red:
// matvecmult
module matvecmult(
    CLK,
    RST,
    vector_x,
    vector_b,
    vector_y,
    Q,
    A,
    finish
);
Settings: LEC_CHECK=0, ABC_AREA=1, CAP_MARGIN=30, CELL_PAD_IN_SITES_DETAIL_PLACEMENT=0, CORE_ASPECT_RATIO=1.76, CORE_MARGIN=2, CORE_UTILIZATION=43, CTS_CLUSTER_DIAMETER=247, CTS_CLUSTER_SIZE=48, GPL_ROUTABILITY_DRIVEN=1, MIN_ROUTING_LAYER=met1, PLACE_DENSITY_LB_ADDON=0.29, SETUP_SLACK_MARGIN=-0.76, SLEW_MARGIN=0, TNS_END_PERCENT=5; clock period 11.2 ns.
run.sh (not shown) runs the stock make flow with config.mk's settings and CLKGATE_MAP_FILE=.
Relative to red, the following input files were edited for blue:
==> flow/config.mk <==
export PLATFORM = sky130hd
export DESIGN_NAME = matvecmult
export DESIGN_NICKNAME = matvecmult
export VERILOG_FILES = /design/flow/design.v
export SDC_FILE = /design/flow/constraint.sdc
export NUM_CORES = 4
export LEC_CHECK = 0
export ABC_AREA = 1
export CAP_MARGIN = 30
export CELL_PAD_IN_SITES_DETAIL_PLACEMENT = 0
export CELL_PAD_IN_SITES_GLOBAL_PLACEMENT = 3
export CORE_ASPECT_RATIO = 0.5
export CORE_MARGIN = 2
export CORE_UTILIZATION = 40
export CTS_CLUSTER_DIAMETER = 247
export CTS_CLUSTER_SIZE = 48
export GPL_ROUTABILITY_DRIVEN = 1
export HOLD_SLACK_MARGIN = 0.28
export MIN_ROUTING_LAYER = met1
export PLACE_DENSITY_LB_ADDON = 0.29
export SETUP_SLACK_MARGIN = -0.76
export SLEW_MARGIN = 20
export TNS_END_PERCENT = 5
## What came out
- Seen in the log of blue: FLW-0024 during 3_3_place_gp, after which the run never completed.
- Compared with red, in blue width of the die shows an increase of 92%, complex-gate fraction of the synthesized area shows no meaningful change.
- blue -> red: count of library flops with an enable pin delta 0, exact match
- Placeable core area went up by a little under 10% going from red to blue.
- Diff blue..red | count of mapped cells out of synthesis | unchanged
- red → blue: total die size +3900 um^2, number of standard-cell rows in the floorplan -45%, die height -44%.
- blue has initial core utilization below what red had.
Here is what was changed in the inputs of green compared with blue.
==> flow/config.mk <==
export PLATFORM = sky130hd
export DESIGN_NAME = matvecmult
export DESIGN_NICKNAME = matvecmult
export VERILOG_FILES = /design/flow/design.v
export SDC_FILE = /design/flow/constraint.sdc
export NUM_CORES = 4
export LEC_CHECK = 0
export ABC_AREA = 1
export CAP_MARGIN = 30
export CELL_PAD_IN_SITES_DETAIL_PLACEMENT = 0
export CORE_ASPECT_RATIO = 1.76
export CORE_MARGIN = 2
export CORE_UTILIZATION = 43
export CTS_CLUSTER_DIAMETER = 247
export CTS_CLUSTER_SIZE = 48
export GPL_ROUTABILITY_DRIVEN = 1
export HOLD_SLACK_MARGIN = 0.3
export MIN_ROUTING_LAYER = met1
export PLACE_DENSITY_LB_ADDON = 0.29
export SETUP_SLACK_MARGIN = -0.76
export SLEW_MARGIN = 0
export TNS_END_PERCENT = 5
==> comparison <==
- green went all the way through the flow, and no timing, DRC or antenna check failed.
- Sequential area share after synthesis came out exactly the same in green and blue.
- Fraction of registers with async set/reset: blue vs green identical
- Going from blue to green, synthesized cell count held; fraction of synthesized cell area in xor and xnor cells held; x dimension of the die went down about 50%.
- Re fraction of the mapped netlist area in compound gates: no difference whatsoever between blue and green.
- Diff blue -> green | die area | down by a few percent
- Of green and blue, green shows the higher floorplan core density, with blue below it.

========
## alpha
The RTL this note starts from:
==> flow/design.v <==
module matvecmult(
    CLK,
    RST,
    vector_x,
    vector_b,
    vector_y,
    Q,
    A,
    finish
);
input               CLK;
input               RST;
input       [127:0]	vector_x;
input       [127:0]	vector_b;
output  reg [127:0]	vector_y;
input       [127:0]	Q;
output  reg [3:0]   A;
output  reg         finish;
integer i;
integer j;
reg [7:0] vector_x_w[0:15],vector_x_r[0:15];
reg [7:0] vector_b_w[0:15],vector_b_r[0:15];
reg [7:0] vector_y_w[0:15],vector_y_r[0:15];
reg [7:0] part_matrix_a_w[0:15],part_matrix_a_r[0:15];
reg       finish_w,finish_r;
reg [3:0] counter_w,counter_r;
reg [7:0] temp;
always @(*) begin
    vector_x_w[0] = vector_x[7:0];
    vector_x_w[1] = vector_x[15:8];
    vector_x_w[2] = vector_x[23:16];
    vector_x_w[3] = vector_x[31:24];
    vector_x_w[4] = vector_x[39:32];
    vector_x_w[5] = vector_x[47:40];
    vector_x_w[6] = vector_x[55:48];
    vector_x_w[7] = vector_x[63:56];
    vector_x_w[8] = vector_x[71:64];
    vector_x_w[9] = vector_x[79:72];
    vector_x_w[10] = vector_x[87:80];
    vector_x_w[11] = vector_x[95:88];
    vector_x_w[12] = vector_x[103:96];
    vector_x_w[13] = vector_x[111:104];
    vector_x_w[14] = vector_x[119:112];
    vector_x_w[15] = vector_x[127:120];
    vector_b_w[0] = vector_b[7:0];
    vector_b_w[1] = vector_b[15:8];
    vector_b_w[2] = vector_b[23:16];
    vector_b_w[3] = vector_b[31:24];
    vector_b_w[4] = vector_b[39:32];
    vector_b_w[5] = vector_b[47:40];
    vector_b_w[6] = vector_b[55:48];
    vector_b_w[7] = vector_b[63:56];
    vector_b_w[8] = vector_b[71:64];
    vector_b_w[9] = vector_b[79:72];
    vector_b_w[10] = vector_b[87:80];
    vector_b_w[11] = vector_b[95:88];
    vector_b_w[12] = vector_b[103:96];
    vector_b_w[13] = vector_b[111:104];
    vector_b_w[14] = vector_b[119:112];
    vector_b_w[15] = vector_b[127:120];
    part_matrix_a_w[0] = Q[7:0];
    part_matrix_a_w[1] = Q[15:8];
    part_matrix_a_w[2] = Q[23:16];
    part_matrix_a_w[3] = Q[31:24];
    part_matrix_a_w[4] = Q[39:32];
    part_matrix_a_w[5] = Q[47:40];
    part_matrix_a_w[6] = Q[55:48];
    part_matrix_a_w[7] = Q[63:56];
    part_matrix_a_w[8] = Q[71:64];
    part_matrix_a_w[9] = Q[79:72];
    part_matrix_a_w[10] = Q[87:80];
    part_matrix_a_w[11] = Q[95:88];
    part_matrix_a_w[12] = Q[103:96];
    part_matrix_a_w[13] = Q[111:104];
    part_matrix_a_w[14] = Q[119:112];
    part_matrix_a_w[15] = Q[127:120];
    for(i=0;i<=15;i=i+1) begin
        vector_y_w[i] = vector_y_r[i];
    end
    temp =  2*part_matrix_a_w[15]*vector_x_w[0]+
            2*part_matrix_a_w[14]*vector_x_w[1]+
            2*part_matrix_a_w[13]*vector_x_w[2]+
            2*part_matrix_a_w[12]*vector_x_w[3]+
            2*part_matrix_a_w[11]*vector_x_w[4]+
            2*part_matrix_a_w[10]*vector_x_w[5]+
            2*part_matrix_a_w[9]*vector_x_w[6]+
            2*part_matrix_a_w[8]*vector_x_w[7]+
            2*part_matrix_a_w[7]*vector_x_w[8]+
            2*part_matrix_a_w[6]*vector_x_w[9]+
            2*part_matrix_a_w[5]*vector_x_w[10]+
            2*part_matrix_a_w[4]*vector_x_w[11]+
            2*part_matrix_a_w[3]*vector_x_w[12]+
            2*part_matrix_a_w[2]*vector_x_w[13]+
            2*part_matrix_a_w[1]*vector_x_w[14]+
            2*part_matrix_a_w[0]*vector_x_w[15];
    finish_w = 1'b0;
    counter_w = counter_r;
    if(RST)
        counter_w = 1'b0;
    else if(counter_r<4'b1111) begin
        i = counter_r;
        vector_y_w[i] = vector_y_r[i]+temp+vector_b_w[i];
        counter_w = counter_r+1'b1;
    end
    else begin
        finish_w = 1'b1;
        if(finish_r==1'b0)
            vector_y_w[15] = vector_y_r[15]+temp+vector_b_w[15];
        else
            vector_y_w[15] = vector_y_r[15];
    end
    finish = finish_r;
    A = counter_w;
    vector_y = {vector_y_r[15],vector_y_r[14],vector_y_r[13],vector_y_r[12],vector_y_r[11],vector_y_r[10],vector_y_r[9],vector_y_r[8],vector_y_r[7],vector_y_r[6],vector_y_r[5],vector_y_r[4],vector_y_r[3],vector_y_r[2],vector_y_r[1],vector_y_r[0]};
end
always @(posedge CLK or posedge RST) begin
    if (RST) begin
        counter_r <= 1'b0;
        finish_r <= 1'b0;
        for(i=0;i<=15;i=i+1) begin
            part_matrix_a_r[i]<=1'b0;
            vector_y_r[i]<=1'b0;
        end
    end
    else begin
        counter_r <= counter_w;
        finish_r <= finish_w;
        for(i=0;i<=15;i=i+1) begin
            part_matrix_a_r[i]<=part_matrix_a_w[i];
            vector_y_r[i]<=vector_y_w[i];
        end
    end
end
endmodule
export LEC_CHECK = 0
export CAP_MARGIN = 20
export CORE_MARGIN = 2
export CORE_UTILIZATION = 51
export CTS_CLUSTER_DIAMETER = 255
export CTS_CLUSTER_SIZE = 98
export SLEW_MARGIN = 20
create_clock -name core_clock -period 6.73 [get_ports {CLK}]
alpha: all stages done; final checks FAILED (negative setup slack).
Modified inputs, beta compared to alpha
Settings: setting PLACE_DENSITY to 0.59 for the first time; removing CTS_CLUSTER_SIZE (formerly 98); removing CTS_CLUSTER_DIAMETER (formerly 255); setting MAX_ROUTING_LAYER to met4 for the first time; changing CORE_UTILIZATION from 51 to 40; changing the clock period (ns, I/O delays scaled along) from 6.73 to 10.0.
### Flow results
Capture point of the worst path: vector_y_r[1][7]$_DFFE_PP0P_ -> beta, vector_y_r[8][7]$_DFFE_PP0P_ -> alpha
Final worst-path setup slack (beta over alpha): increase, 2.49 ns
Summary of beta over alpha: count of endpoints failing setup in the final report fell by 80, met1 usage in global routing rose by 5.0 points, post-CTS repair timing setup buffer count fell by 10, port buffer count stayed essentially flat.
Looking across beta and alpha, the single run that reached the end with no open violations was beta.
| top-level port count | beta vs alpha | ≈ equal |
Looking at highest routed metal layer, the met4 result is from beta; the met5 one comes from alpha.
beta: detailed placer's ending HPWL 8.1 mm above alpha
Relative to alpha, initial core utilization decreased by 11 points in beta.
Max total routing resource utilization after global routing across beta and alpha: alpha
diff inputs: beta => gamma
Settings: PLACE_DENSITY: 0.59 -> unset; CORE_UTILIZATION: 40 -> 57; CTS_CLUSTER_SIZE: unset -> 90.
## What came out
From beta to gamma the numbers moved as follows: post-layout period usage of the worst path increased 0.87 points, non-clock buffer count decreased 29, setup slack went down.
Sum of met2 wire segment lengths after detailed routing of gamma exceeds that of beta slightly.
Finished, but not clean: gamma, with negative setup slack.
Final cell area: gamma below beta
gamma vs beta: wire length up slightly
Comparing beta with gamma, the worst-skew pair later-pin latency came out essentially unchanged.
Met3 global-route usage in gamma vs beta: up 8.8 points
The vertical die size in gamma is 0.841 times that in beta.
Inputs modified between gamma and delta:
Settings: CTS_CLUSTER_SIZE: 90 -> unset; MAX_ROUTING_LAYER: met4 -> unset; CORE_UTILIZATION: 57 -> 10; the clock period (ns, I/O delays scaled along): 10.0 -> 11.1.
[summary]
delta completed every stage of the flow, and the final layout passed the timing, design-rule and antenna checks.
delta has wire length of the first global-routing pass above what gamma had.
End point of the critical path: vector_y_r[14][7]$_DFFE_PP0P_ -> delta, vector_y_r[9][7]$_DFFE_PP0P_ -> gamma
Final cell count was lower in gamma than in delta.
Run comparison: delta highest layer used for signal routing met5; gamma highest layer used for signal routing met4
gamma → delta: total instance count after detailed placement shows an increase of 2129; sequential cell area share shows a reduction of 0.30 points.
delta vs. gamma: simple-gate area share of the yosys netlist roughly the same, count of inserted antenna diode cells has increased.
diff inputs: delta => epsilon
Settings: CORE_UTILIZATION: 10 -> 40; the clock period (ns, I/O delays scaled along): 11.1 -> 10.0.
### Flow results
Going from delta to epsilon, floorplan die width shows a reduction of 220 microns; sequential fraction of total cell area picked up an extra 0.22 points.
Hold slack ended up 0.0070 ns lower on epsilon than on delta.
For the placed instance count, epsilon came in 1892 lower than delta did.
Between epsilon and delta, end-of-flow core utilization is lower for delta, epsilon comes in above that.
Placement row count ends up higher on delta.
Logic depth of the worst setup path including buffers down about 6% in epsilon wrt delta
epsilon vs delta — tap cell instance count dropped by more than half
Diff delta -> epsilon: area added between synthesis and finish -2.9 points.
